==> flow/design.v <==
module Decoder(
input       [3:2]            ALU_FUN,
output      reg              Logic_Enable,
output      reg              Shift_Enable,
output      reg              Arith_Enable,
output      reg              CMP_Enable
);
always @(*)               
 begin 
  case (ALU_FUN)
		   2'b00 : 
		   begin 
		    Arith_Enable = 1'b1;
			Shift_Enable = 1'b0;
			Logic_Enable = 1'b0;
			CMP_Enable = 1'b0;
		   end
		   2'b01 :                                       
		   begin 
		    Arith_Enable = 1'b0;
			Shift_Enable = 1'b0;
			Logic_Enable = 1'b1;
			CMP_Enable = 1'b0;
		   end
		   2'b10 :                                       
		   begin 
		    Arith_Enable = 1'b0;
			Shift_Enable = 1'b0;
			Logic_Enable = 1'b0;
			CMP_Enable = 1'b1;
		   end
		   2'b11 :                                       
		   begin 
		    Arith_Enable = 1'b0;
			Shift_Enable = 1'b1;
			Logic_Enable = 1'b0;
			CMP_Enable = 1'b0;
		   end
	endcase 
end 	
endmodule
module Arith_Unit #(parameter Width = 16)
(
input     [Width-1 :0]                 A,
input     [Width-1 :0]                 B,
input                                  CLK,
input                                  RST,
input       [1:0]                      ALU_FUN,
input                                  Arith_Enable,
output      reg[Width-1 :0]            Arith_OUT,
output      reg                        Carry_OUT,
output      reg                        Arith_Flag
);
wire                         High; 
wire                         LOW;
reg   [Width-1 :0]           Arith_OUT_R;
reg                          Arith_Flag_R;
reg                          Carry_OUT_R;
always @(*) 
 begin
  Carry_OUT_R = 1'b0;
  Arith_Flag_R = Arith_Enable;
  if (Arith_Enable)  
   begin 
            Arith_Flag_R = High;
	  case (ALU_FUN)
			   2'b00 :                                       
			   begin 
			   {Carry_OUT_R , Arith_OUT_R} = A + B;
			   end
			   2'b01 :                                      
			   begin 
			   Arith_OUT_R = A - B;
			   end
			   2'b10 :                                      
			   begin
			   Arith_OUT_R = A * B ;
			   end
			   2'b11 :                                     
			   begin
			   Arith_OUT_R = (B == {Width{1'b0}}) ? {Width{1'b1}} : A / B ;
			   end
		endcase 
	end
   else 
    begin
	  Arith_OUT_R= 16'b0;	
	end	
end 	
always @(posedge CLK or negedge RST)                 
 begin 
	 if (!RST)
	  begin
	    Arith_OUT <= 16'b0;
	    Arith_Flag <= 1'b0;
		Carry_OUT <= 1'b0;
	  end
	 else 
	  begin
	    Arith_OUT <= Arith_OUT_R;
 	    Arith_Flag <= Arith_Flag_R;
		Carry_OUT <= Carry_OUT_R;
	  end
 end
assign High = 1'b1;
assign LOW = 1'b0;
endmodule   
module Logic_Unit  #(parameter Width = 16)
(
input       [Width-1 :0]               A,
input       [Width-1 :0]               B,
input                                  CLK,
input       [1:0]                      ALU_FUN,
input                                  RST,
input                                  Logic_Enable,
output      reg                        Logic_Flag,
output      reg[Width-1 :0]            Logic_OUT
);
wire                         High; 
wire                         LOW;
reg    [Width-1 :0]          Logic_OUT_R;
reg                          Logic_Flag_R;
always @(*)               
 begin 
  Logic_Flag_R = Logic_Enable;
  if (Logic_Enable)
   begin
               Logic_Flag_R = High;
	  case (ALU_FUN)
			   2'b00 :                                       
			   begin
			   Logic_OUT_R = A & B;
			   end
			   2'b01 :                                       
			   begin
			   Logic_OUT_R = A | B;
			   end
			   2'b10 :                                       
			   begin
			   Logic_OUT_R = ~(A & B);
			   end
			   2'b11 :                                        
			   begin
			   Logic_OUT_R = ~(A | B);
			   end
		endcase
     end	
	else		
	 begin
	 Logic_OUT_R = 16'b0;
	 end
end 	
always @ (posedge CLK or negedge RST)                 
 begin 
 if (!RST)
  begin
  Logic_OUT <= 16'b0;
  Logic_Flag <= 1'b0;
  end
 else
  begin 
  Logic_OUT <= Logic_OUT_R;
  Logic_Flag <= Logic_Flag_R;
  end
end
assign High = 1'b1;
assign LOW = 1'b0;
endmodule   
module CMP_Unit #(parameter Width = 16)
(
input       [Width-1 :0]               A,
input       [Width-1 :0]               B,
input                                  CLK,
input       [1:0]                      ALU_FUN,
input                                  RST,
input                                  CMP_Enable,
output      reg                        CMP_Flag,
output      reg[Width-1 :0]            CMP_OUT
);
wire                         High; 
wire                         LOW;
reg   [Width-1 :0]           CMP_OUT_R;
reg                          CMP_Flag_R;
always @(*)               
 begin 
  CMP_Flag_R = CMP_Enable;
  CMP_OUT_R = 16'b0;
  if (CMP_Enable)
   begin
               CMP_Flag_R = High;
	  case (ALU_FUN)
			   2'b00 : 
			   begin                                   
				 CMP_OUT_R = 16'b0000;
				 end
			   2'b01 : 
			   begin 
				if (A == B)                                      
				 CMP_OUT_R = 16'b0001;
				 end
			   2'b10 :                                        
			   begin 
				if ( A > B)
				 CMP_OUT_R = 16'b0010;
				 end
			   2'b11 :                                       
			   begin
				if (A < B)
				 CMP_OUT_R = 16'b0011;
				 end
		endcase 
	end
  else
   begin
    CMP_OUT_R = 16'b0;
  end	
end 	
always @ (posedge CLK or negedge RST)                 
begin 
 if (!RST)
  begin
  CMP_OUT <= 16'b0;
  CMP_Flag <= 1'b0;
  end
 else
  begin 
  CMP_OUT <= CMP_OUT_R;
  CMP_Flag <= CMP_Flag_R;
  end
end
assign High = 1'b1;
assign LOW = 1'b0;
endmodule   
module Shift_Unit #(parameter Width = 16)
(
input       [Width-1 :0]                  A,
input       [Width-1 :0]                  B,
input                                     CLK,
input       [1:0]                         ALU_FUN,
input                                     RST,
input                                     Shift_Enable,
output      reg                           Shift_Flag,
output      reg[Width-1 :0]               Shift_OUT
);
wire                         High; 
wire                         LOW;
reg   [Width-1 :0]           Shift_OUT_R;
reg                          Shift_Flag_R;
always @(*)               
 begin 
  Shift_Flag_R = Shift_Enable;
  if (Shift_Enable)
   begin
              Shift_Flag_R = High;
	  case (ALU_FUN)
			   2'b00 :                                        
			   begin 
			   Shift_OUT_R = A >> 16'b0001;
			   end
			   2'b01 :                                        
			   begin
			   Shift_OUT_R = A << 16'b0001;
			   end
			   2'b10 :                                        
			   begin 
			   Shift_OUT_R = B >> 16'b0001;
			   end
			   2'b11 :                                        
			   begin
			   Shift_OUT_R = B << 16'b0001;
			   end
		endcase 
	end
  else
   begin 
     Shift_OUT_R = 16'b0;
  end	 
end 	
always @ (posedge CLK or negedge RST)                 
 begin 
  if (!RST)
   begin 
  Shift_OUT <= 16'b0;
  Shift_Flag <= 1'b0;
   end
  else
   begin  
  Shift_OUT <= Shift_OUT_R;
  Shift_Flag <= Shift_Flag_R;
  end
end
assign High = 1'b1;
assign LOW = 1'b0;
endmodule   
module ALU_TOP #(parameter Width = 16)
( 
input        [Width-1 :0]                                 A,
input        [Width-1 :0]                                 B,
input        [3:0]                                        ALU_FUN,
input                                                     CLK,
input                                                     RST,
output       [Width-1 :0]                                 Arith_OUT,
output                                                    Arith_Flag,
output                                                    Carry_OUT,
output       [Width-1 :0]                                 Logic_Out,
output                                                    Logic_Flag,
output       [Width-1 :0]                                 CMP_OUT,
output                                                    CMP_Flag,
output                                                    Shift_Flag,
output       [Width-1 :0]                                 Shift_OUT
);
wire      Shift_Enable,Logic_Enable,Arith_Enable,CMP_Enable;
Decoder DUT1 (
.ALU_FUN(ALU_FUN[3:2]),
.Logic_Enable(Logic_Enable),
.Shift_Enable(Shift_Enable),
.Arith_Enable(Arith_Enable),
.CMP_Enable(CMP_Enable)
);
Arith_Unit DUT2 (
.A(A),
.B(B),
.CLK(CLK),
.RST(RST),
.ALU_FUN(ALU_FUN[1:0]),
.Arith_Enable(Arith_Enable),
.Arith_OUT(Arith_OUT),
.Carry_OUT(Carry_OUT),
.Arith_Flag(Arith_Flag)
);
Logic_Unit DUT3 (
.A(A),
.B(B),
.CLK(CLK),
.RST(RST),
.ALU_FUN(ALU_FUN[1:0]),
.Logic_Enable(Logic_Enable),
.Logic_Flag(Logic_Flag),
.Logic_OUT(Logic_Out)
);
CMP_Unit DUT4 (
.A(A),
.B(B),
.CLK(CLK),
.RST(RST),
.ALU_FUN(ALU_FUN[1:0]),
.CMP_Enable(CMP_Enable),
.CMP_Flag(CMP_Flag),
.CMP_OUT(CMP_OUT)
);
Shift_Unit DUT5(
.A(A),
.B(B),
.CLK(CLK),
.RST(RST),
.ALU_FUN(ALU_FUN[1:0]),
.Shift_Enable(Shift_Enable),
.Shift_Flag(Shift_Flag),
.Shift_OUT(Shift_OUT)
);
endmodule
==> flow/run.sh <==
#!/bin/bash
# the make line also repeats each setting of config.mk as NAME=value (left out here)
make -C /OpenROAD-flow-scripts/flow DESIGN_CONFIG=/design/flow/config.mk WORK_HOME=/design/flow/orfs CLKGATE_MAP_FILE= finish
==> flow/config.mk <==
export PLATFORM = sky130hd
export DESIGN_NAME = ALU_TOP
export DESIGN_NICKNAME = ALU_TOP
export VERILOG_FILES = /design/flow/design.v
export SDC_FILE = /design/flow/constraint.sdc
export NUM_CORES = 4
export LEC_CHECK = 0
export CAP_MARGIN = 20
export CORE_MARGIN = 2
export CORE_UTILIZATION = 68
export CTS_CLUSTER_SIZE = 87
export HOLD_SLACK_MARGIN = -0.1
export SETUP_SLACK_MARGIN = 5.0
export SLEW_MARGIN = 20
==> flow/constraint.sdc <==
create_clock -name core_clock -period 31.1 [get_ports {CLK}]
set_input_delay 6.2200 -clock core_clock [delete_from_list [all_inputs] [get_ports {CLK}]]
set_output_delay 6.2200 -clock core_clock [all_outputs]
set_load 0.01 [all_outputs]
==> results of run 1 <==
## what timing repair did
action | 4_1_cts
pin swaps | 111
resized | 191
hold buffers | 0
endpoints found under the setup margin | 3
buffers inserted | 113
cloned | 2
## stage by stage
stage	power (µW)	util [%]	setup TNS (ps)
floorplan	548	-	0
global placement	681	78.1	-309
detailed placement	698	78.1	-1050
CTS	798	86.3	0
==> flow_metrics.rpt, run 1 <==
IMPLEMENTATION SUMMARY REPORT
----------------------------------------------------
[Status]
  Outcome ........................ did not finish
  Failing step ........................ global routing

[Synthesis]
  Synth Seq Share ........................ 9.22%
  Most frequent cell after synthesis ........................ sky130_fd_sc_hd__ha_1
  Largest non-sequential cell family by area ........................ adder cells
  Post-synth cell types ........................ 84
  Leading cell types by total area after synthesis ........................ sky130_fd_sc_hd__ha_1, sky130_fd_sc_hd__fa_1, sky130_fd_sc_hd__dfrtp_1, sky130_fd_sc_hd__xnor2_1, sky130_fd_sc_hd__a21oi_1
  Share of synthesized cell area in and-or and or-and compound cells ........................ 20.7%
  Library cell with the largest summed area after synthesis ........................ sky130_fd_sc_hd__ha_1
  Synth warn ........................ 5
  Post-synthesis share of cell area spent on xor and xnor gates ........................ 8.21%
  Most used flip-flop cell after synthesis ........................ sky130_fd_sc_hd__dfrtp_1
  Most numerous cell types in the synthesized netlist ........................ sky130_fd_sc_hd__ha_1, sky130_fd_sc_hd__nor2_1, sky130_fd_sc_hd__inv_1
  Number of enable-type register cells in the synthesized netlist ........................ 0
  Max-area cell share ........................ 19.8%
  Synthesized netlist cell count ........................ 1920
  Yosys adder share ........................ 30.8%
  Count of state elements after synthesis ........................ 55
  Mean post-synth cell area ........................ 7.78 µm²
  Area figure in the yosys stat output ........................ 14900 µm²
  Portion of netlist area occupied by mux cells ........................ 4.63%
  Number of cells in the yosys synthesis report ........................ 1920
  Post-synthesis simple-gate area fraction ........................ 18.9%
  Total standard cell area after synthesis ........................ 14900 µm²
  Proportion of synthesized flip-flops having asynchronous set or reset ........................ 100%

[Placed design]
  Placed cell count ........................ 2299
  Gpl congestion ........................ 1.03
  Post-detailed-placement half-perimeter wirelength ........................ 40200 µm
  Placement Setup Slack ........................ -1050 ps
  IO Port Bufs ........................ 92
  Placed instance area ........................ 16900 µm²

[Floorplanning]
  Core box area ........................ 21700 µm²
  Number of placed I/O pins ........................ 107
  Vert. Die Dim ........................ 152 µm
  Initial core utilization ........................ 68.8%
  Total die size ........................ 23200 µm²
  Number of rows created at floorplan ........................ 54
  Die width ........................ 152 µm

[Clock tree]
  TritonCTS buffer count ........................ 5
  Cell at the root of the clock tree ........................ sky130_fd_sc_hd__clkbuf_16
  Clk sink count ........................ 55
  Clk buf depth ........................ 2
  Clock H-tree levels ........................ 2

----------------------------------------------------
==> run 2, diff against run 1 <==
ABC_AREA = 1   (was not set)
CORE_UTILIZATION = 72   (was 68)
CTS_CLUSTER_SIZE = not set   (was 87)
HOLD_SLACK_MARGIN = not set   (was -0.1)
PLACE_DENSITY_LB_ADDON = 0.28   (was not set)
SETUP_SLACK_MARGIN = 3.8   (was 5.0)
clock period = 22.9 ns   (was 31.1 ns; I/O delays follow)
==> flow_metrics.rpt, run 2 <==
IMPLEMENTATION SUMMARY REPORT
----------------------------------------------------
[Floorplanning]
  Initial core utilization ........................ 74.0% (+5.2 points)
  Number of placed I/O pins ........................ 107 (unchanged)
  Die width ........................ 151 µm (-0.45%)
  Total die size ........................ 22900 µm² (-0.90%)
  Number of rows created at floorplan ........................ 53 (-1.9%)
  Core box area ........................ 21200 µm² (-2.5%)
  Vert. Die Dim ........................ 151 µm (-0.45%)

[Synthesis]
  Library cell with the largest summed area after synthesis ........................ sky130_fd_sc_hd__ha_1
  Share of synthesized cell area in and-or and or-and compound cells ........................ 15.5% (-5.2 points)
  Post-synth cell types ........................ 66 (-21%)
  Yosys adder share ........................ 29.3% (-1.4 points)
  Number of enable-type register cells in the synthesized netlist ........................ 0 (unchanged)
  Max-area cell share ........................ 18.9% (-0.92 points)
  Proportion of synthesized flip-flops having asynchronous set or reset ........................ 100% (unchanged)
  Largest non-sequential cell family by area ........................ adder cells
  Post-synthesis share of cell area spent on xor and xnor gates ........................ 5.13% (-3.1 points)
  Post-synthesis simple-gate area fraction ........................ 28.1% (+9.2 points)
  Portion of netlist area occupied by mux cells ........................ 0% (-4.6 points)
  Most used flip-flop cell after synthesis ........................ sky130_fd_sc_hd__dfrtp_1
  Most numerous cell types in the synthesized netlist ........................ sky130_fd_sc_hd__nand2_1, sky130_fd_sc_hd__inv_1, sky130_fd_sc_hd__ha_1
  Synth Seq Share ........................ 8.79% (-0.43 points)
  Area figure in the yosys stat output ........................ 15700 µm² (+4.9%)
  Total standard cell area after synthesis ........................ 15700 µm² (+4.9%)
  Synthesized netlist cell count ........................ 2344 (+22%)
  Number of cells in the yosys synthesis report ........................ 2344 (+22%)
  Count of state elements after synthesis ........................ 55 (unchanged)
  Synth warn ........................ 5 (unchanged)
  Leading cell types by total area after synthesis ........................ sky130_fd_sc_hd__ha_1, sky130_fd_sc_hd__nand2_1, sky130_fd_sc_hd__fa_1, sky130_fd_sc_hd__inv_1, sky130_fd_sc_hd__dfrtp_1
  Most frequent cell after synthesis ........................ sky130_fd_sc_hd__nand2_1
  Mean post-synth cell area ........................ 6.68 µm² (-14%)

[Placed design]
  Post-detailed-placement half-perimeter wirelength ........................ 60100 µm (+50%)
  Placement Setup Slack ........................ -5920 ps (-4880 ps)
  IO Port Bufs ........................ 92 (unchanged)
  Gpl congestion ........................ 1.15 (+12%)

[Status]
  First error message ........................ [ERROR DPL-0038] Utilization greater than 100%, impossible to legalize
  Outcome ........................ did not finish
  Failing step ........................ clock tree synthesis

----------------------------------------------------
run 2: stage by stage:
step                      cell area, µm²  total power, µW  TNS, ps  std cells
after detailed placement           20500             1030   -13620       3090
after global placement             20500              904    -4280       3090
after floorplan                    16300              677    -1920       2357
==> run 3, diff against run 2 <==
ABC_AREA = not set   (was 1)
CELL_PAD_IN_SITES_DETAIL_PLACEMENT = 1   (was not set)
CELL_PAD_IN_SITES_GLOBAL_PLACEMENT = 2   (was not set)
CORE_UTILIZATION = 59   (was 72)
CTS_CLUSTER_SIZE = 53   (was not set)
GPL_ROUTABILITY_DRIVEN = 1   (was not set)
GPL_TIMING_DRIVEN = 0   (was not set)
MIN_ROUTING_LAYER = met2   (was not set)
PLACE_DENSITY_LB_ADDON = 0.21   (was 0.28)
SETUP_SLACK_MARGIN = not set   (was 3.8)
SLEW_MARGIN = 30   (was 20)
TNS_END_PERCENT = 90   (was not set)
clock period = 56.4 ns   (was 22.9 ns; I/O delays follow)
==> flow_metrics.rpt, run 3 <==
IMPLEMENTATION SUMMARY REPORT
----------------------------------------------------
[Floorplanning]
  Core box area ........................ 25000 µm² (+18%)
  Initial core utilization ........................ 59.6% (-14 points)
  Number of rows created at floorplan ........................ 58 (+9.4%)
  Vert. Die Dim ........................ 163 µm (+7.6%)
  Total die size ........................ 26600 µm² (+16%)
  Die width ........................ 163 µm (+7.6%)

[Synthesis]
  Leading cell types by total area after synthesis ........................ sky130_fd_sc_hd__ha_1, sky130_fd_sc_hd__fa_1, sky130_fd_sc_hd__dfrtp_1, sky130_fd_sc_hd__xnor2_1, sky130_fd_sc_hd__a21oi_1
  Library cell with the largest summed area after synthesis ........................ sky130_fd_sc_hd__ha_1
  Total standard cell area after synthesis ........................ 14900 µm² (-4.7%)
  Synth Seq Share ........................ 9.22% (+0.43 points)
  Post-synthesis simple-gate area fraction ........................ 18.9% (-9.2 points)
  Max-area cell share ........................ 19.8% (+0.92 points)
  Post-synthesis share of cell area spent on xor and xnor gates ........................ 8.21% (+3.1 points)
  Mean post-synth cell area ........................ 7.78 µm² (+16%)
  Proportion of synthesized flip-flops having asynchronous set or reset ........................ 100% (unchanged)
  Area figure in the yosys stat output ........................ 14900 µm² (-4.7%)
  Yosys adder share ........................ 30.8% (+1.4 points)
  Portion of netlist area occupied by mux cells ........................ 4.63% (+4.6 points)
  Number of cells in the yosys synthesis report ........................ 1920 (-18%)
  Count of state elements after synthesis ........................ 55 (unchanged)
  Most numerous cell types in the synthesized netlist ........................ sky130_fd_sc_hd__ha_1, sky130_fd_sc_hd__nor2_1, sky130_fd_sc_hd__inv_1
  Most frequent cell after synthesis ........................ sky130_fd_sc_hd__ha_1
  Most used flip-flop cell after synthesis ........................ sky130_fd_sc_hd__dfrtp_1
  Largest non-sequential cell family by area ........................ adder cells
  Number of enable-type register cells in the synthesized netlist ........................ 0 (unchanged)
  Post-synth cell types ........................ 84 (+27%)
  Share of synthesized cell area in and-or and or-and compound cells ........................ 20.7% (+5.2 points)
  Synthesized netlist cell count ........................ 1920 (-18%)
  Synth warn ........................ 5 (unchanged)

[Status]
  Outcome ........................ did not finish
  First error message ........................ [ERROR FLW-0024] Place density exceeds 1.0 (current PLACE_DENSITY_LB_ADDON =  0.21). Please check if the value of  PLACE_DENSITY_LB_ADDON is between 0 and 0.99.
  Failing step ........................ global placement without I/O

----------------------------------------------------
==> run 4, diff against run 3 <==
ABC_AREA = 1   (was not set)
CELL_PAD_IN_SITES_DETAIL_PLACEMENT = not set   (was 1)
CELL_PAD_IN_SITES_GLOBAL_PLACEMENT = not set   (was 2)
CORE_UTILIZATION = 72   (was 59)
CTS_CLUSTER_SIZE = not set   (was 53)
GPL_ROUTABILITY_DRIVEN = not set   (was 1)
GPL_TIMING_DRIVEN = not set   (was 0)
MIN_ROUTING_LAYER = not set   (was met2)
PLACE_DENSITY = 0.38   (was not set)
PLACE_DENSITY_LB_ADDON = not set   (was 0.21)
SLEW_MARGIN = 20   (was 30)
TNS_END_PERCENT = not set   (was 90)
clock period = 10.9 ns   (was 56.4 ns; I/O delays follow)
==> flow_metrics.rpt, run 4 <==
IMPLEMENTATION SUMMARY REPORT
----------------------------------------------------
[Synthesis]
  Library cell with the largest summed area after synthesis ........................ sky130_fd_sc_hd__ha_1
  Area figure in the yosys stat output ........................ 15700 µm² (+4.9%)
  Most used flip-flop cell after synthesis ........................ sky130_fd_sc_hd__dfrtp_1
  Max-area cell share ........................ 18.9% (-0.92 points)
  Share of synthesized cell area in and-or and or-and compound cells ........................ 15.5% (-5.2 points)
  Post-synthesis simple-gate area fraction ........................ 28.1% (+9.2 points)
  Total standard cell area after synthesis ........................ 15700 µm² (+4.9%)
  Post-synthesis share of cell area spent on xor and xnor gates ........................ 5.13% (-3.1 points)
  Post-synth cell types ........................ 66 (-21%)
  Mean post-synth cell area ........................ 6.68 µm² (-14%)
  Number of enable-type register cells in the synthesized netlist ........................ 0 (unchanged)
  Number of cells in the yosys synthesis report ........................ 2344 (+22%)
  Synthesized netlist cell count ........................ 2344 (+22%)
  Proportion of synthesized flip-flops having asynchronous set or reset ........................ 100% (unchanged)
  Most numerous cell types in the synthesized netlist ........................ sky130_fd_sc_hd__nand2_1, sky130_fd_sc_hd__inv_1, sky130_fd_sc_hd__ha_1
  Synth warn ........................ 5 (unchanged)
  Synth Seq Share ........................ 8.79% (-0.43 points)
  Count of state elements after synthesis ........................ 55 (unchanged)
  Portion of netlist area occupied by mux cells ........................ 0% (-4.6 points)
  Largest non-sequential cell family by area ........................ adder cells
  Yosys adder share ........................ 29.3% (-1.4 points)
  Leading cell types by total area after synthesis ........................ sky130_fd_sc_hd__ha_1, sky130_fd_sc_hd__nand2_1, sky130_fd_sc_hd__fa_1, sky130_fd_sc_hd__inv_1, sky130_fd_sc_hd__dfrtp_1
  Most frequent cell after synthesis ........................ sky130_fd_sc_hd__nand2_1

[Floorplanning]
  Core box area ........................ 21200 µm² (-16%)
  Number of placed I/O pins ........................ 107
  Total die size ........................ 22900 µm² (-14%)
  Number of rows created at floorplan ........................ 53 (-8.6%)
  Initial core utilization ........................ 74.0% (+14 points)
  Die width ........................ 151 µm (-7.1%)
  Vert. Die Dim ........................ 151 µm (-7.1%)

[Status]
  Outcome ........................ did not finish
  First error message ........................ [ERROR DPL-0033] detailed placement checks failed during check placement.
  Failing step ........................ detailed placement

[Placed design]
  Gpl congestion ........................ 1.17
  IO Port Bufs ........................ 92

----------------------------------------------------
-- run 4: per-stage QoR --
| step | instances | setup slack [ps] | hold slack [ps] | area [µm²] |
|---|---|---|---|---|
| after global placement | 3113 | -12490 | 2340 | 20700 |
| after floorplan | 2357 | -11380 | 1880 | 16300 |
==> run 5, diff against run 4 <==
CAP_MARGIN = 35   (was 20)
CORE_ASPECT_RATIO = 0.51   (was not set)
CORE_UTILIZATION = 38   (was 72)
CTS_CLUSTER_SIZE = 33   (was not set)
HOLD_SLACK_MARGIN = -0.07   (was not set)
MAX_ROUTING_LAYER = met4   (was not set)
MIN_ROUTING_LAYER = met2   (was not set)
PLACE_DENSITY = not set   (was 0.38)
SLEW_MARGIN = 40   (was 20)
clock period = 31.7 ns   (was 10.9 ns; I/O delays follow)
==> flow_metrics.rpt, run 5 <==
IMPLEMENTATION SUMMARY REPORT
----------------------------------------------------
[Synthesis]
  Leading cell types by total area after synthesis ........................ sky130_fd_sc_hd__ha_1, sky130_fd_sc_hd__nand2_1, sky130_fd_sc_hd__fa_1, sky130_fd_sc_hd__inv_1, sky130_fd_sc_hd__dfrtp_1
  Most frequent cell after synthesis ........................ sky130_fd_sc_hd__nand2_1
  Number of cells in the yosys synthesis report ........................ 2344 (unchanged)
  Proportion of synthesized flip-flops having asynchronous set or reset ........................ 100% (unchanged)
  Area figure in the yosys stat output ........................ 15700 µm² (unchanged)
  Total standard cell area after synthesis ........................ 15700 µm² (unchanged)
  Post-synth cell types ........................ 66 (unchanged)
  Synthesized netlist cell count ........................ 2344 (unchanged)
  Post-synthesis simple-gate area fraction ........................ 28.1% (unchanged)
  Count of state elements after synthesis ........................ 55 (unchanged)
  Post-synthesis share of cell area spent on xor and xnor gates ........................ 5.13% (unchanged)
  Most used flip-flop cell after synthesis ........................ sky130_fd_sc_hd__dfrtp_1
  Number of enable-type register cells in the synthesized netlist ........................ 0 (unchanged)
  Most numerous cell types in the synthesized netlist ........................ sky130_fd_sc_hd__nand2_1, sky130_fd_sc_hd__inv_1, sky130_fd_sc_hd__ha_1
  Max-area cell share ........................ 18.9% (unchanged)
  Largest non-sequential cell family by area ........................ adder cells
  Share of synthesized cell area in and-or and or-and compound cells ........................ 15.5% (unchanged)
  Yosys adder share ........................ 29.3% (unchanged)
  Synth Seq Share ........................ 8.79% (unchanged)
  Portion of netlist area occupied by mux cells ........................ 0% (unchanged)
  Synth warn ........................ 5 (unchanged)
  Mean post-synth cell area ........................ 6.68 µm² (unchanged)
  Library cell with the largest summed area after synthesis ........................ sky130_fd_sc_hd__ha_1

[Placed design]
  Placement Setup Slack ........................ -472 ps
  Gpl congestion ........................ 1.04 (-11%)
  IO Port Bufs ........................ 92 (unchanged)
  Post-detailed-placement half-perimeter wirelength ........................ 50300 µm

[Status]
  Failing step ........................ global routing
  Outcome ........................ did not finish
  First error message ........................ [ERROR GRT-0116] Global routing finished with congestion. Check the congestion regions in the DRC Viewer.

[Floorplanning]
  Number of placed I/O pins ........................ 107 (unchanged)
  Number of rows created at floorplan ........................ 53 (unchanged)
  Total die size ........................ 42900 µm² (+87%)
  Vert. Die Dim ........................ 149 µm (-1.7%)
  Die width ........................ 288 µm (+90%)
  Initial core utilization ........................ 38.3% (-36 points)
  Core box area ........................ 40900 µm² (+93%)

[Clock tree]
  Clk sink count ........................ 55
  Cell at the root of the clock tree ........................ sky130_fd_sc_hd__clkbuf_16
  TritonCTS buffer count ........................ 5
  Hold buffer count at cts ........................ 0
  Setup Fix Bufs, Post-CTS ........................ 0
  Clk buf depth ........................ 2
  Clock H-tree levels ........................ 2

[Global route]
  Remaining global-route overflow ........................ 20
  GRT Util Overall ........................ 57.1%

----------------------------------------------------
[run 5: repair_timing]
| item | CTS |
|---|---|
| pin swaps | 0 |
| hold endpoints to repair | 0 |
| gates resized | 2 |
| endpoints found under the setup margin | 1 |
[run 5: metal layers]
layer	GRT overflow	global-route usage (%)
met1	-	-
met2	1	61.1
met3	19	77.2
met4	0	14.3
met5	-	-
[run 5: through the flow]
step | utilization, % | area [µm²] | cells
floorplan | - | 15700 | 2357
global placement | 42.3 | 17300 | 2968
detailed placement | 42.3 | 17300 | 2969
CTS | 42.8 | 17500 | 2977
==> run 6, diff against run 5 <==
ABC_AREA = not set   (was 1)
CAP_MARGIN = 20   (was 35)
CORE_ASPECT_RATIO = not set   (was 0.51)
CORE_UTILIZATION = 70   (was 38)
CTS_CLUSTER_SIZE = 87   (was 33)
HOLD_SLACK_MARGIN = -0.1   (was -0.07)
MAX_ROUTING_LAYER = not set   (was met4)
MIN_ROUTING_LAYER = not set   (was met2)
SLEW_MARGIN = 20   (was 40)
clock period = 26.5 ns   (was 31.7 ns; I/O delays follow)
==> flow_metrics.rpt, run 6 <==
IMPLEMENTATION SUMMARY REPORT
----------------------------------------------------
[Synthesis]
  Library cell with the largest summed area after synthesis ........................ sky130_fd_sc_hd__ha_1
  Mean post-synth cell area ........................ 7.78 µm² (+16%)
  Leading cell types by total area after synthesis ........................ sky130_fd_sc_hd__ha_1, sky130_fd_sc_hd__fa_1, sky130_fd_sc_hd__dfrtp_1, sky130_fd_sc_hd__xnor2_1, sky130_fd_sc_hd__a21oi_1
  Yosys adder share ........................ 30.8% (+1.4 points)
  Synthesized netlist cell count ........................ 1920 (-18%)
  Post-synthesis share of cell area spent on xor and xnor gates ........................ 8.21% (+3.1 points)
  Share of synthesized cell area in and-or and or-and compound cells ........................ 20.7% (+5.2 points)
  Portion of netlist area occupied by mux cells ........................ 4.63% (+4.6 points)
  Number of enable-type register cells in the synthesized netlist ........................ 0 (unchanged)
  Count of state elements after synthesis ........................ 55 (unchanged)
  Most numerous cell types in the synthesized netlist ........................ sky130_fd_sc_hd__ha_1, sky130_fd_sc_hd__nor2_1, sky130_fd_sc_hd__inv_1
  Max-area cell share ........................ 19.8% (+0.92 points)
  Synth Seq Share ........................ 9.22% (+0.43 points)
  Total standard cell area after synthesis ........................ 14900 µm² (-4.7%)
  Most used flip-flop cell after synthesis ........................ sky130_fd_sc_hd__dfrtp_1
  Area figure in the yosys stat output ........................ 14900 µm² (-4.7%)
  Post-synthesis simple-gate area fraction ........................ 18.9% (-9.2 points)
  Synth warn ........................ 5 (unchanged)
  Post-synth cell types ........................ 84 (+27%)
  Largest non-sequential cell family by area ........................ adder cells
  Proportion of synthesized flip-flops having asynchronous set or reset ........................ 100% (unchanged)
  Most frequent cell after synthesis ........................ sky130_fd_sc_hd__ha_1
  Number of cells in the yosys synthesis report ........................ 1920 (-18%)

[Placed design]
  Placed instance area ........................ 19400 µm² (+12%)
  Gpl congestion ........................ 1.08 (+3.6%)
  Post-detailed-placement half-perimeter wirelength ........................ 49100 µm (-2.5%)
  IO Port Bufs ........................ 92 (unchanged)

[Status]
  First error message ........................ [ERROR DPL-0033] detailed placement checks failed during check placement.
  Outcome ........................ did not finish
  Failing step ........................ clock tree synthesis

[Floorplanning]
  Initial core utilization ........................ 71.2% (+33 points)
  Die width ........................ 150 µm (-48%)
  Number of placed I/O pins ........................ 107 (unchanged)
  Core box area ........................ 21000 µm² (-49%)
  Vert. Die Dim ........................ 150 µm (+0.71%)
  Total die size ........................ 22500 µm² (-48%)
  Number of rows created at floorplan ........................ 53 (unchanged)

----------------------------------------------------
[run 6: stage by stage]
stage	setup slack, ps	cells	total power, µW	utilization [%]
2_1_floorplan	-2200	1933	644	-
3_3_place_gp	-2840	2616	854	92.4
3_5_place_dp	-3840	2616	919	92.4
==> run 7, diff against run 6 <==
CAP_MARGIN = 40   (was 20)
CORE_ASPECT_RATIO = 0.57   (was not set)
CORE_MARGIN = 7   (was 2)
CORE_UTILIZATION = 31   (was 70)
CTS_CLUSTER_SIZE = 26   (was 87)
GPL_ROUTABILITY_DRIVEN = 1   (was not set)
HOLD_SLACK_MARGIN = not set   (was -0.1)
MAX_ROUTING_LAYER = met4   (was not set)
MIN_ROUTING_LAYER = met1   (was not set)
SLEW_MARGIN = 40   (was 20)
clock period = 20.0 ns   (was 26.5 ns; I/O delays follow)
==> flow_metrics.rpt, run 7 <==
==== FLOW RESULTS ====
----------------------------------------------------
[Status]
  Outcome ........................ complete, but fails checks
  Set of violated layout checks .......................... setup timing

[Pwr]
  Comb. pwr ........................ 1190 µW
  NetSw ........................ 707 µW
  Peak supply drop ........................ 0.000112 V
  Internal Power ........................ 712 µW
  Power per unit of standard cell area ........................ 63.7 nW/µm²
  Clock network power ........................ 101 µW
  Fraction of power consumed by sequential logic ........................ 8.8%
  Power in sequential cells ........................ 124 µW
  Switching part of the total power ........................ 49.8%
  Combinational power share ........................ 84.2%
  Clock network fraction of design power ........................ 7.1%
  Main power group ........................ combinational logic
  Static power due to leakage ........................ 0.0105 µW

[Timing]
  Rel. slew slack ........................ 46.1%
  Period utilization ........................ 140%
  Transition time at the pin with the least slew margin ........................ 800 ps
  Clock period minus worst slack ........................ 28060 ps
  WHS ........................ 3720 ps
  Unrepaired setup endpoints after global routing ........................ yes
  Total setup violations reported at the end of the flow ........................ 5
  Worst Slack Setup Final ........................ -8060 ps
  Pins Over Slew Limit ........................ 0
  Max Clock Freq ........................ 0.0356 GHz
  Number of hold-slack violations in the final timing report ........................ 0

[Synthesis]
  Most used flip-flop cell after synthesis ........................ sky130_fd_sc_hd__dfrtp_1
  Synthesized netlist cell count ........................ 1920 (unchanged)
  Post-synthesis share of cell area spent on xor and xnor gates ........................ 8.21% (unchanged)
  Post-synth cell types ........................ 84 (unchanged)
  Area figure in the yosys stat output ........................ 14900 µm² (unchanged)
  Largest non-sequential cell family by area ........................ adder cells
  Post-synthesis simple-gate area fraction ........................ 18.9% (unchanged)
  Synth warn ........................ 5 (unchanged)
  Proportion of synthesized flip-flops having asynchronous set or reset ........................ 100% (unchanged)
  Number of cells in the yosys synthesis report ........................ 1920 (unchanged)
  Leading cell types by total area after synthesis ........................ sky130_fd_sc_hd__ha_1, sky130_fd_sc_hd__fa_1, sky130_fd_sc_hd__dfrtp_1, sky130_fd_sc_hd__xnor2_1, sky130_fd_sc_hd__a21oi_1
  Total standard cell area after synthesis ........................ 14900 µm² (unchanged)
  Share of synthesized cell area in and-or and or-and compound cells ........................ 20.7% (unchanged)
  Synth Seq Share ........................ 9.22% (unchanged)
  Number of enable-type register cells in the synthesized netlist ........................ 0 (unchanged)
  Mean post-synth cell area ........................ 7.78 µm² (unchanged)
  Most numerous cell types in the synthesized netlist ........................ sky130_fd_sc_hd__ha_1, sky130_fd_sc_hd__nor2_1, sky130_fd_sc_hd__inv_1
  Yosys adder share ........................ 30.8% (unchanged)
  Count of state elements after synthesis ........................ 55 (unchanged)
  Library cell with the largest summed area after synthesis ........................ sky130_fd_sc_hd__ha_1
  Most frequent cell after synthesis ........................ sky130_fd_sc_hd__ha_1
  Portion of netlist area occupied by mux cells ........................ 4.63% (unchanged)
  Max-area cell share ........................ 19.8% (unchanged)

[Final layout]
  Final net count ........................ 2850
  Layout overhead on the synthesized area ........................ 49.3%

[Routing]
  Number of vias per cell after detailed routing ........................ 5.43
  Number of nets with antenna violations after routing ........................ 0
  Vias ........................ 17100
  Overall routed net length ........................ 68900 µm
  Wire length per cell after detailed routing ........................ 21.9 µm
  1st-iter DRT viols ........................ 1658
  Number of remaining DRC errors ........................ 0
  Initial DRT Pass Iterations ........................ 6

[Critical path]
  Logic depth of the worst path, buffers included ........................ 119
  Critical path capture point type ........................ flip-flop
  Worst path bufs/invs ........................ 17
  Slowest stage cell on the critical path ........................ sky130_fd_sc_hd__or4_4
  Crit path to ........................ DUT2.Arith_OUT[0]
  Kind of start point of the critical path ........................ primary input
  Maximum fanout along the worst path ........................ 8
  Critical path origin ........................ B[13]
  Classification of the worst setup path ........................ primary input to flip-flop
  Largest incremental delay on the critical path ........................ 600 ps
  Arrival time reported for the critical path endpoint ........................ 28280 ps
  Dominant delay contributor by cell family on the critical path ........................ AND-OR/OR-AND gates
  WP data required ........................ 20220 ps

[Placed design]
  Gpl congestion ........................ 0.986 (-8.6%)
  Placement Setup Slack ........................ -9560 ps (-5720 ps)
  Post-detailed-placement half-perimeter wirelength ........................ 52700 µm (+7.4%)
  IO Port Bufs ........................ 92 (unchanged)

[Floorplanning]
  Total die size ........................ 54700 µm² (+140%)
  Initial core utilization ........................ 31.5% (-40 points)
  Core box area ........................ 47400 µm² (+130%)
  Number of placed I/O pins ........................ 107 (unchanged)
  Die width ........................ 305 µm (+100%)
  Vert. Die Dim ........................ 180 µm (+20%)
  Number of rows created at floorplan ........................ 60 (+13%)

[Clock tree]
  TritonCTS buffer count ........................ 5
  Clock H-tree levels ........................ 2
  Hold buffer count at cts ........................ 0
  Clock tree from TritonCTS ........................ yes
  Clock edge transition at the registers on the reported setup and hold paths ........................ 80 ps
  Clk buf depth ........................ 2
  Clk sink count ........................ 55
  Cell at the root of the clock tree ........................ sky130_fd_sc_hd__clkbuf_16

[Job]
  Max-cap viol count ........................ 0
  OpenROAD warnings ........................ 65

[Global route]
  Wire length of the first global-routing pass ........................ 102000 µm
  GRT Util Overall ........................ 24.1%
  Largest net degree at the start of global routing ........................ 72
  Via count of the first global-routing pass ........................ 16400
  Antenna violations before repair ........................ 1
  Remaining global-route overflow ........................ 0

[Worst hold path]
  Min-delay worst type ........................ primary input to asynchronous set/reset pin

----------------------------------------------------
[run 7: per-stage QoR]
step	cells	instance area, µm²	power [µW]	TNS, ps	util [%]
after floorplan	1933	15500	853	-19920	-
after CTS	3114	21500	1360	-20440	45.4
after detailed placement	3047	20200	1220	-30170	42.7
after global routing	3147	22300	1530	-26560	47.1
after global placement	3047	20200	1210	-28550	42.7
final	3147	22300	1420	-23200	47.1
[run 7: what timing repair did]
item	in CTS	in global routing
setup buffers	60	33
pin swaps	104	67
resized	177	95
endpoints found under the setup margin	5	5
[run 7: metal layers]
layer  track usage (%)  vias to the layer above  part of all wire [%]
met5                 -                        -                     0
met4              3.13                        0                   1.5
li1                  -                     7847                     -
met3              5.26                       85                    12
met1              36.9                     8300                    48
met2              32.6                      855                    39
[run 7: cell type report]
type                            count  area, µm²
Fill cell                        4515      25100
Multi-Input combinational cell   1593      14000
Tap cell                          651        815
Clock buffer                        5        125
Sequential cell                    55       1380
Inverter                          190        716
Clock inverter                      3       27.5
Antenna cell                        1       2.50
Timing Repair Buffer              649       5210
==> run 8, diff against run 7 <==
CAP_MARGIN = 20   (was 40)
CORE_ASPECT_RATIO = not set   (was 0.57)
CORE_MARGIN = 2   (was 7)
CORE_UTILIZATION = 68   (was 31)
CTS_CLUSTER_DIAMETER = 44   (was not set)
CTS_CLUSTER_SIZE = 87   (was 26)
GPL_ROUTABILITY_DRIVEN = not set   (was 1)
HOLD_SLACK_MARGIN = 0.3   (was not set)
MAX_ROUTING_LAYER = not set   (was met4)
MIN_ROUTING_LAYER = not set   (was met1)
SLEW_MARGIN = 20   (was 40)
clock period = 26.6 ns   (was 20.0 ns; I/O delays follow)
==> flow_metrics.rpt, run 8 <==
IMPLEMENTATION SUMMARY REPORT
----------------------------------------------------
[Status]
  Outcome ........................ did not finish
  Failing step ........................ global routing
  First error message ........................ [ERROR GRT-0116] Global routing finished with congestion. Check the congestion regions in the DRC Viewer.

[Synthesis]
  Leading cell types by total area after synthesis ........................ sky130_fd_sc_hd__ha_1, sky130_fd_sc_hd__fa_1, sky130_fd_sc_hd__dfrtp_1, sky130_fd_sc_hd__xnor2_1, sky130_fd_sc_hd__a21oi_1
  Yosys adder share ........................ 30.8% (unchanged)
  Mean post-synth cell area ........................ 7.78 µm² (unchanged)
  Most frequent cell after synthesis ........................ sky130_fd_sc_hd__ha_1
  Synthesized netlist cell count ........................ 1920 (unchanged)
  Post-synthesis simple-gate area fraction ........................ 18.9% (unchanged)
  Share of synthesized cell area in and-or and or-and compound cells ........................ 20.7% (unchanged)
  Proportion of synthesized flip-flops having asynchronous set or reset ........................ 100% (unchanged)
  Area figure in the yosys stat output ........................ 14900 µm² (unchanged)
  Total standard cell area after synthesis ........................ 14900 µm² (unchanged)
  Count of state elements after synthesis ........................ 55 (unchanged)
  Synth warn ........................ 5 (unchanged)
  Largest non-sequential cell family by area ........................ adder cells
  Number of enable-type register cells in the synthesized netlist ........................ 0 (unchanged)
  Portion of netlist area occupied by mux cells ........................ 4.63% (unchanged)
  Library cell with the largest summed area after synthesis ........................ sky130_fd_sc_hd__ha_1
  Synth Seq Share ........................ 9.22% (unchanged)
  Post-synth cell types ........................ 84 (unchanged)
  Post-synthesis share of cell area spent on xor and xnor gates ........................ 8.21% (unchanged)
  Most numerous cell types in the synthesized netlist ........................ sky130_fd_sc_hd__ha_1, sky130_fd_sc_hd__nor2_1, sky130_fd_sc_hd__inv_1
  Max-area cell share ........................ 19.8% (unchanged)
  Most used flip-flop cell after synthesis ........................ sky130_fd_sc_hd__dfrtp_1
  Number of cells in the yosys synthesis report ........................ 1920 (unchanged)

[Placed design]
  IO Port Bufs ........................ 92 (unchanged)
  Gpl congestion ........................ 1.06 (+7.4%)
  Post-detailed-placement half-perimeter wirelength ........................ 47000 µm (-11%)
  Placed instance area ........................ 19400 µm² (-4.4%)
  Placement Setup Slack ........................ -3910 ps (+5650 ps)

[Clock tree]
  TritonCTS buffer count ........................ 5 (unchanged)
  Cell at the root of the clock tree ........................ sky130_fd_sc_hd__clkbuf_16
  Clk buf depth ........................ 2 (unchanged)
  Hold buffer count at cts ........................ 0 (unchanged)
  Clock H-tree levels ........................ 2 (unchanged)
  Clk sink count ........................ 55 (unchanged)

[Floorplanning]
  Number of rows created at floorplan ........................ 54 (-10%)
  Initial core utilization ........................ 68.8% (+37 points)
  Die width ........................ 152 µm (-50%)
  Number of placed I/O pins ........................ 107 (unchanged)
  Total die size ........................ 23200 µm² (-58%)
  Core box area ........................ 21700 µm² (-54%)
  Vert. Die Dim ........................ 152 µm (-15%)

[Global route]
  Remaining global-route overflow ........................ 611
  GRT Util Overall ........................ 92.7%

----------------------------------------------------
## run 8: timing repair
item	4_1_cts
resized	181
setup endpoints to repair	3
buffers inserted	127
gates cloned	1
pin swaps	109
## run 8: per-layer routing
metal / track usage, % / overflow
met2: 106 / 357
met4: 99.5 / 185
met1: 88.2 / 34
met3: 83.5 / 29
met5: 55.1 / 6
## run 8: stage by stage
stage	cells	setup TNS, ps	util (%)	total power [µW]
after floorplan	1933	-2810	-	641
after global placement	2622	-4050	89.2	854
after detailed placement	2622	-6660	89.2	908
after CTS	2758	-3750	97.5	1050
==> run 9, diff against run 8 <==
ABC_AREA = 1   (was not set)
CORE_UTILIZATION = 61   (was 68)
CTS_CLUSTER_DIAMETER = not set   (was 44)
CTS_CLUSTER_SIZE = not set   (was 87)
HOLD_SLACK_MARGIN = not set   (was 0.3)
clock period = 19.7 ns   (was 26.6 ns; I/O delays follow)
==> flow_metrics.rpt, run 9 <==
IMPLEMENTATION SUMMARY REPORT
----------------------------------------------------
[Clock tree]
  Clock H-tree levels ........................ 2 (unchanged)
  Cell at the root of the clock tree ........................ sky130_fd_sc_hd__clkbuf_16
  TritonCTS buffer count ........................ 5 (unchanged)
  Clk sink count ........................ 55 (unchanged)
  Clk buf depth ........................ 2 (unchanged)

[Placed design]
  Gpl congestion ........................ 1.07 (+0.88%)
  Post-detailed-placement half-perimeter wirelength ........................ 48600 µm (+3.4%)
  IO Port Bufs ........................ 92 (unchanged)
  Placed cell count ........................ 3166 (+21%)

[Floorplanning]
  Number of placed I/O pins ........................ 107 (unchanged)
  Number of rows created at floorplan ........................ 58 (+7.4%)
  Die width ........................ 164 µm (+7.9%)
  Vert. Die Dim ........................ 164 µm (+7.9%)
  Total die size ........................ 27000 µm² (+16%)
  Initial core utilization ........................ 62.2% (-6.6 points)
  Core box area ........................ 25200 µm² (+16%)

[Synthesis]
  Synth warn ........................ 5 (unchanged)
  Number of cells in the yosys synthesis report ........................ 2344 (+22%)
  Share of synthesized cell area in and-or and or-and compound cells ........................ 15.5% (-5.2 points)
  Mean post-synth cell area ........................ 6.68 µm² (-14%)
  Number of enable-type register cells in the synthesized netlist ........................ 0 (unchanged)
  Leading cell types by total area after synthesis ........................ sky130_fd_sc_hd__ha_1, sky130_fd_sc_hd__nand2_1, sky130_fd_sc_hd__fa_1, sky130_fd_sc_hd__inv_1, sky130_fd_sc_hd__dfrtp_1
  Post-synthesis share of cell area spent on xor and xnor gates ........................ 5.13% (-3.1 points)
  Synth Seq Share ........................ 8.79% (-0.43 points)
  Total standard cell area after synthesis ........................ 15700 µm² (+4.9%)
  Max-area cell share ........................ 18.9% (-0.92 points)
  Most numerous cell types in the synthesized netlist ........................ sky130_fd_sc_hd__nand2_1, sky130_fd_sc_hd__inv_1, sky130_fd_sc_hd__ha_1
  Proportion of synthesized flip-flops having asynchronous set or reset ........................ 100% (unchanged)
  Portion of netlist area occupied by mux cells ........................ 0% (-4.6 points)
  Library cell with the largest summed area after synthesis ........................ sky130_fd_sc_hd__ha_1
  Count of state elements after synthesis ........................ 55 (unchanged)
  Area figure in the yosys stat output ........................ 15700 µm² (+4.9%)
  Synthesized netlist cell count ........................ 2344 (+22%)
  Post-synth cell types ........................ 66 (-21%)
  Most used flip-flop cell after synthesis ........................ sky130_fd_sc_hd__dfrtp_1
  Post-synthesis simple-gate area fraction ........................ 28.1% (+9.2 points)
  Yosys adder share ........................ 29.3% (-1.4 points)
  Most frequent cell after synthesis ........................ sky130_fd_sc_hd__nand2_1
  Largest non-sequential cell family by area ........................ adder cells

[Status]
  Outcome ........................ did not finish
  Failing step ........................ global routing
  First error message ........................ [ERROR DPL-0038] Utilization greater than 100%, impossible to legalize

----------------------------------------------------
run 9: what timing repair did:
action	in CTS
hold buffers	0
endpoints found under the setup margin	5
resized	321
setup buffers	158
cloned	3
pin swaps	203
run 9: per-stage QoR:
step	hold slack, ps	setup WS, ps	area, µm²	setup TNS, ps
after floorplan	3640	-4340	16300	-8570
after global placement	4100	-5800	20800	-14830
after detailed placement	4130	-6810	20800	-18840
after CTS	3800	-4430	23400	-9500
==> run 10, diff against run 9 <==
ABC_AREA = not set   (was 1)
CORE_UTILIZATION = 65   (was 61)
SETUP_SLACK_MARGIN = -0.96   (was not set)
clock period = 27.1 ns   (was 19.7 ns; I/O delays follow)
==> flow_metrics.rpt, run 10 <==
IMPLEMENTATION SUMMARY REPORT
----------------------------------------------------
[Status]
  Outcome ........................ did not finish
  Failing step ........................ global routing
  First error message ........................ [ERROR GRT-0232] Routing congestion too high. Check the congestion heatmap in the GUI.

[Placed design]
  Post-detailed-placement half-perimeter wirelength ........................ 46400 µm (-4.6%)
  Gpl congestion ........................ 1.08 (+0.81%)
  IO Port Bufs ........................ 92 (unchanged)
  Placement Setup Slack ........................ -3370 ps (+3450 ps)

[Floorplanning]
  Core box area ........................ 22600 µm² (-10%)
  Initial core utilization ........................ 66.1% (+3.9 points)
  Die width ........................ 156 µm (-5.3%)
  Number of rows created at floorplan ........................ 55 (-5.2%)
  Vert. Die Dim ........................ 156 µm (-5.3%)
  Total die size ........................ 24200 µm² (-10%)
  Number of placed I/O pins ........................ 107 (unchanged)

[Synthesis]
  Number of cells in the yosys synthesis report ........................ 1920 (-18%)
  Share of synthesized cell area in and-or and or-and compound cells ........................ 20.7% (+5.2 points)
  Most numerous cell types in the synthesized netlist ........................ sky130_fd_sc_hd__ha_1, sky130_fd_sc_hd__nor2_1, sky130_fd_sc_hd__inv_1
  Proportion of synthesized flip-flops having asynchronous set or reset ........................ 100% (unchanged)
  Max-area cell share ........................ 19.8% (+0.92 points)
  Total standard cell area after synthesis ........................ 14900 µm² (-4.7%)
  Yosys adder share ........................ 30.8% (+1.4 points)
  Largest non-sequential cell family by area ........................ adder cells
  Post-synth cell types ........................ 84 (+27%)
  Post-synthesis share of cell area spent on xor and xnor gates ........................ 8.21% (+3.1 points)
  Portion of netlist area occupied by mux cells ........................ 4.63% (+4.6 points)
  Synthesized netlist cell count ........................ 1920 (-18%)
  Mean post-synth cell area ........................ 7.78 µm² (+16%)
  Synth Seq Share ........................ 9.22% (+0.43 points)
  Most frequent cell after synthesis ........................ sky130_fd_sc_hd__ha_1
  Library cell with the largest summed area after synthesis ........................ sky130_fd_sc_hd__ha_1
  Leading cell types by total area after synthesis ........................ sky130_fd_sc_hd__ha_1, sky130_fd_sc_hd__fa_1, sky130_fd_sc_hd__dfrtp_1, sky130_fd_sc_hd__xnor2_1, sky130_fd_sc_hd__a21oi_1
  Synth warn ........................ 5 (unchanged)
  Post-synthesis simple-gate area fraction ........................ 18.9% (-9.2 points)
  Number of enable-type register cells in the synthesized netlist ........................ 0 (unchanged)
  Area figure in the yosys stat output ........................ 14900 µm² (-4.7%)
  Count of state elements after synthesis ........................ 55 (unchanged)
  Most used flip-flop cell after synthesis ........................ sky130_fd_sc_hd__dfrtp_1

[Global route]
  Remaining global-route overflow ........................ 374
  GRT Util Overall ........................ 88.6%

[Clock tree]
  Cell at the root of the clock tree ........................ sky130_fd_sc_hd__clkbuf_16
  TritonCTS buffer count ........................ 5 (unchanged)
  Clock H-tree levels ........................ 2 (unchanged)
  Clk sink count ........................ 55 (unchanged)
  Clk buf depth ........................ 2 (unchanged)

----------------------------------------------------
==> run 10: per-layer routing <==
layer | overflow | GRT usage (%)
met5 | 7 | 50.9
met2 | 213 | 101
met4 | 113 | 93.8
met1 | 23 | 85.9
met3 | 18 | 77.5
==> run 10: timing repair <==
item                       CTS
gates resized              134
buffers inserted            87
pin swaps                  104
hold buffers                 0
gates cloned                 0
setup endpoints to repair    2
==> run 10: per-stage QoR <==
step / std cells / TNS (ps) / power [µW] / area (µm²)
floorplan: 1933 / -2100 / 628 / 15500
global placement: 2651 / -4130 / 846 / 19500
detailed placement: 2651 / -5550 / 901 / 19500
CTS: 2740 / -2280 / 1000 / 20700
==> run 11, diff against run 10 <==
CORE_UTILIZATION = 68   (was 65)
CTS_CLUSTER_DIAMETER = 361   (was not set)
CTS_CLUSTER_SIZE = 87   (was not set)
SETUP_SLACK_MARGIN = -2.0   (was -0.96)
clock period = 27.0 ns   (was 27.1 ns; I/O delays follow)
==> flow_metrics.rpt, run 11 <==
IMPLEMENTATION SUMMARY REPORT
----------------------------------------------------
[Synthesis]
  Most frequent cell after synthesis ........................ sky130_fd_sc_hd__ha_1
  Post-synthesis share of cell area spent on xor and xnor gates ........................ 8.21% (unchanged)
  Number of cells in the yosys synthesis report ........................ 1920 (unchanged)
  Count of state elements after synthesis ........................ 55 (unchanged)
  Post-synthesis simple-gate area fraction ........................ 18.9% (unchanged)
  Max-area cell share ........................ 19.8% (unchanged)
  Area figure in the yosys stat output ........................ 14900 µm² (unchanged)
  Portion of netlist area occupied by mux cells ........................ 4.63% (unchanged)
  Number of enable-type register cells in the synthesized netlist ........................ 0 (unchanged)
  Largest non-sequential cell family by area ........................ adder cells
  Most numerous cell types in the synthesized netlist ........................ sky130_fd_sc_hd__ha_1, sky130_fd_sc_hd__nor2_1, sky130_fd_sc_hd__inv_1
  Most used flip-flop cell after synthesis ........................ sky130_fd_sc_hd__dfrtp_1
  Synth Seq Share ........................ 9.22% (unchanged)
  Mean post-synth cell area ........................ 7.78 µm² (unchanged)
  Synth warn ........................ 5 (unchanged)
  Library cell with the largest summed area after synthesis ........................ sky130_fd_sc_hd__ha_1
  Synthesized netlist cell count ........................ 1920 (unchanged)
  Post-synth cell types ........................ 84 (unchanged)
  Leading cell types by total area after synthesis ........................ sky130_fd_sc_hd__ha_1, sky130_fd_sc_hd__fa_1, sky130_fd_sc_hd__dfrtp_1, sky130_fd_sc_hd__xnor2_1, sky130_fd_sc_hd__a21oi_1
  Share of synthesized cell area in and-or and or-and compound cells ........................ 20.7% (unchanged)
  Proportion of synthesized flip-flops having asynchronous set or reset ........................ 100% (unchanged)
  Total standard cell area after synthesis ........................ 14900 µm² (unchanged)
  Yosys adder share ........................ 30.8% (unchanged)

[Clock tree]
  Clock H-tree levels ........................ 2 (unchanged)
  Hold buffer count at cts ........................ 0 (unchanged)
  Clk sink count ........................ 55 (unchanged)
  Clk buf depth ........................ 2 (unchanged)
  TritonCTS buffer count ........................ 5 (unchanged)
  Cell at the root of the clock tree ........................ sky130_fd_sc_hd__clkbuf_16

[Floorplanning]
  Die width ........................ 152 µm (-2.2%)
  Total die size ........................ 23200 µm² (-4.3%)
  Vert. Die Dim ........................ 152 µm (-2.2%)
  Number of rows created at floorplan ........................ 54 (-1.8%)
  Initial core utilization ........................ 68.8% (+2.7 points)
  Core box area ........................ 21700 µm² (-3.9%)
  Number of placed I/O pins ........................ 107 (unchanged)

[Placed design]
  Post-detailed-placement half-perimeter wirelength ........................ 46800 µm (+0.83%)
  Gpl congestion ........................ 1.06 (-1.9%)
  IO Port Bufs ........................ 92 (unchanged)
  Placement Setup Slack ........................ -3970 ps (-605 ps)
  Placed cell count ........................ 2640 (-0.41%)
  Placed instance area ........................ 19400 µm² (-0.80%)

[Status]
  First error message ........................ [ERROR GRT-0232] Routing congestion too high. Check the congestion heatmap in the GUI.
  Failing step ........................ global routing
  Outcome ........................ did not finish

[Global route]
  Remaining global-route overflow ........................ 6
  GRT Util Overall ........................ 78.7%

----------------------------------------------------
-- run 11: metrics by stage --
stage	total power (µW)	hold slack, ps	setup TNS (ps)
floorplan	628	5100	-2540
CTS	981	5270	-4240
detailed placement	894	5590	-6980
global placement	845	5560	-4840
-- run 11: metal layers --
layer / GRT overflow / track usage, %
met2: 3 / 94.6
met4: 3 / 82.4
met3: 0 / 65.7
met1: 0 / 76.2
met5: 0 / 32.7
-- run 11: repair_timing --
action | 4_1_cts
setup buffers | 14
pin swaps | 12
gates resized | 43
setup endpoints to repair | 2
==> run 12, diff against run 11 <==
ABC_AREA = 0   (was not set)
CAP_MARGIN = 40   (was 20)
CORE_UTILIZATION = 58   (was 68)
CTS_CLUSTER_DIAMETER = 28   (was 361)
CTS_CLUSTER_SIZE = not set   (was 87)
GPL_ROUTABILITY_DRIVEN = 1   (was not set)
HOLD_SLACK_MARGIN = -0.1   (was not set)
MIN_ROUTING_LAYER = met1   (was not set)
SETUP_SLACK_MARGIN = 4.44   (was -2.0)
SLEW_MARGIN = 15   (was 20)
TNS_END_PERCENT = 5   (was not set)
clock period = 17.4 ns   (was 27.0 ns; I/O delays follow)
==> flow_metrics.rpt, run 12 <==
==== FLOW RESULTS ====
----------------------------------------------------
[Clock tree]
  Hold buffer count at cts ........................ 0 (unchanged)
  TritonCTS buffer count ........................ 5 (unchanged)
  Clock edge transition at the registers on the reported setup and hold paths ........................ 80 ps
  Cell at the root of the clock tree ........................ sky130_fd_sc_hd__clkbuf_16
  Clock tree from TritonCTS ........................ yes
  Clk buf depth ........................ 2 (unchanged)
  Clk sink count ........................ 55 (unchanged)
  Clock H-tree levels ........................ 2 (unchanged)

[Routing]
  1st-iter DRT viols ........................ 2827
  Overall routed net length ........................ 68400 µm
  Number of remaining DRC errors ........................ 0
  Number of nets with antenna violations after routing ........................ 0
  Wire length per cell after detailed routing ........................ 24.6 µm
  Number of vias per cell after detailed routing ........................ 6.59
  Initial DRT Pass Iterations ........................ 7
  Vias ........................ 18300

[Pwr]
  Clock network power ........................ 108 µW
  Power per unit of standard cell area ........................ 76.1 nW/µm²
  Static power due to leakage ........................ 0.0102 µW
  Comb. pwr ........................ 1360 µW
  Combinational power share ........................ 84.5%
  Fraction of power consumed by sequential logic ........................ 8.8%
  Clock network fraction of design power ........................ 6.7%
  Power in sequential cells ........................ 141 µW
  Internal Power ........................ 800 µW
  Main power group ........................ combinational logic
  NetSw ........................ 810 µW
  Peak supply drop ........................ 0.000236 V
  Switching part of the total power ........................ 50.3%

[Floorplanning]
  Number of rows created at floorplan ........................ 58 (+7.4%)
  Initial core utilization ........................ 59.1% (-9.7 points)
  Number of placed I/O pins ........................ 107 (unchanged)
  Total die size ........................ 27000 µm² (+17%)
  Core box area ........................ 25300 µm² (+16%)
  Die width ........................ 164 µm (+8.1%)
  Vert. Die Dim ........................ 164 µm (+8.1%)

[Critical path]
  Critical path capture point type ........................ flip-flop
  Worst path bufs/invs ........................ 18
  Classification of the worst setup path ........................ primary input to flip-flop
  Largest incremental delay on the critical path ........................ 580 ps
  Slowest stage cell on the critical path ........................ sky130_fd_sc_hd__or4_4
  WP data required ........................ 17600 ps
  Dominant delay contributor by cell family on the critical path ........................ AND-OR/OR-AND gates
  Logic depth of the worst path, buffers included ........................ 122
  Arrival time reported for the critical path endpoint ........................ 28400 ps
  Crit path to ........................ DUT2.Arith_OUT[0]
  Maximum fanout along the worst path ........................ 10
  Kind of start point of the critical path ........................ primary input
  Most prevalent standard cell on the critical path ........................ sky130_fd_sc_hd__buf_4
  Critical path origin ........................ B[12]

[Synthesis]
  Number of cells in the yosys synthesis report ........................ 1920 (unchanged)
  Synth warn ........................ 5 (unchanged)
  Max-area cell share ........................ 19.8% (unchanged)
  Mean post-synth cell area ........................ 7.78 µm² (unchanged)
  Number of enable-type register cells in the synthesized netlist ........................ 0 (unchanged)
  Total standard cell area after synthesis ........................ 14900 µm² (unchanged)
  Yosys adder share ........................ 30.8% (unchanged)
  Library cell with the largest summed area after synthesis ........................ sky130_fd_sc_hd__ha_1
  Share of synthesized cell area in and-or and or-and compound cells ........................ 20.7% (unchanged)
  Area figure in the yosys stat output ........................ 14900 µm² (unchanged)
  Portion of netlist area occupied by mux cells ........................ 4.63% (unchanged)
  Post-synthesis simple-gate area fraction ........................ 18.9% (unchanged)
  Count of state elements after synthesis ........................ 55 (unchanged)
  Synthesized netlist cell count ........................ 1920 (unchanged)
  Proportion of synthesized flip-flops having asynchronous set or reset ........................ 100% (unchanged)
  Most used flip-flop cell after synthesis ........................ sky130_fd_sc_hd__dfrtp_1
  Post-synth cell types ........................ 84 (unchanged)
  Most numerous cell types in the synthesized netlist ........................ sky130_fd_sc_hd__ha_1, sky130_fd_sc_hd__nor2_1, sky130_fd_sc_hd__inv_1
  Synth Seq Share ........................ 9.22% (unchanged)
  Leading cell types by total area after synthesis ........................ sky130_fd_sc_hd__ha_1, sky130_fd_sc_hd__fa_1, sky130_fd_sc_hd__dfrtp_1, sky130_fd_sc_hd__xnor2_1, sky130_fd_sc_hd__a21oi_1
  Most frequent cell after synthesis ........................ sky130_fd_sc_hd__ha_1
  Largest non-sequential cell family by area ........................ adder cells
  Post-synthesis share of cell area spent on xor and xnor gates ........................ 8.21% (unchanged)

[Timing]
  Number of hold-slack violations in the final timing report ........................ 0
  Transition time at the pin with the least slew margin ........................ 944 ps
  Clock period minus worst slack ........................ 28200 ps
  Total setup violations reported at the end of the flow ........................ 6
  Period utilization ........................ 162%
  Pins Over Slew Limit ........................ 0
  Setup tns final ........................ -38230 ps
  Rel. slew slack ........................ 36.6%
  Unrepaired setup endpoints after global routing ........................ yes
  Max Clock Freq ........................ 0.0355 GHz
  Worst Slack Setup Final ........................ -10800 ps

[Placed design]
  Placement Setup Slack ........................ -11060 ps (-7090 ps)
  Post-detailed-placement half-perimeter wirelength ........................ 46300 µm (-1.0%)
  Gpl congestion ........................ 1.01 (-4.2%)
  IO Port Bufs ........................ 92 (unchanged)

[Final layout]
  Layout overhead on the synthesized area ........................ 41.7%
  Final net count ........................ 2806
  Area taken by multi-input logic gates ........................ 13700 µm²
  Register area ........................ 1380 µm²
  Number of fill cells ........................ 1512

[Worst hold path]
  Min-delay worst type ........................ primary input to asynchronous set/reset pin

[Global route]
  Wire length of the first global-routing pass ........................ 97200 µm
  Antenna violations before repair ........................ 4
  Remaining global-route overflow ........................ 0
  GRT Util Overall ........................ 47.0%
  Via count of the first global-routing pass ........................ 18100
  Largest net degree at the start of global routing ........................ 72

[Job]
  Max-cap viol count ........................ 0
  OpenROAD warnings ........................ 67

[Status]
  Set of violated layout checks .......................... setup timing
  Outcome ........................ complete, but fails checks

----------------------------------------------------
## run 12: stage by stage
stage	util (%)	area [µm²]	instances	power (µW)	hold slack, ps
4_1_cts	82.0	20700	2768	1530	3340
2_1_floorplan	-	15500	1933	979	3180
3_5_place_dp	77.1	19500	2684	1390	3660
6_report	83.8	21200	2782	1610	3320
5_1_grt	83.7	21100	2781	1740	3390
3_3_place_gp	77.1	19500	2683	1350	3640
## run 12: final cells by class
class	instances	share of cell area (%)
Sequential cell	55	6.51
Clock inverter	3	0.130
Multi-Input combinational cell	1593	64.8
Clock buffer	5	0.592
Inverter	190	3.38
Tap cell	330	1.95
Antenna cell	1	0.0118
Timing Repair Buffer	605	22.6
## run 12: timing repair
| item | CTS | global route |
|---|---|---|
| pin swaps | 95 | 72 |
| setup buffers | 76 | 12 |
| endpoints found under the setup margin | 9 | 9 |
| endpoints found under the hold margin | 0 | 0 |
| gates resized | 145 | 67 |
## run 12: metal layers
metal | up-vias | GRT usage [%] | routed length, µm
met5 | - | 2.27 | 13
met4 | 2 | 31.3 | 6570
met1 | 8526 | 54.6 | 23500
met3 | 583 | 14.5 | 9410
met2 | 1470 | 74.5 | 28900
li1 | 7759 | - | -
No activity file was given, so power comes from the tool's default toggle rates.
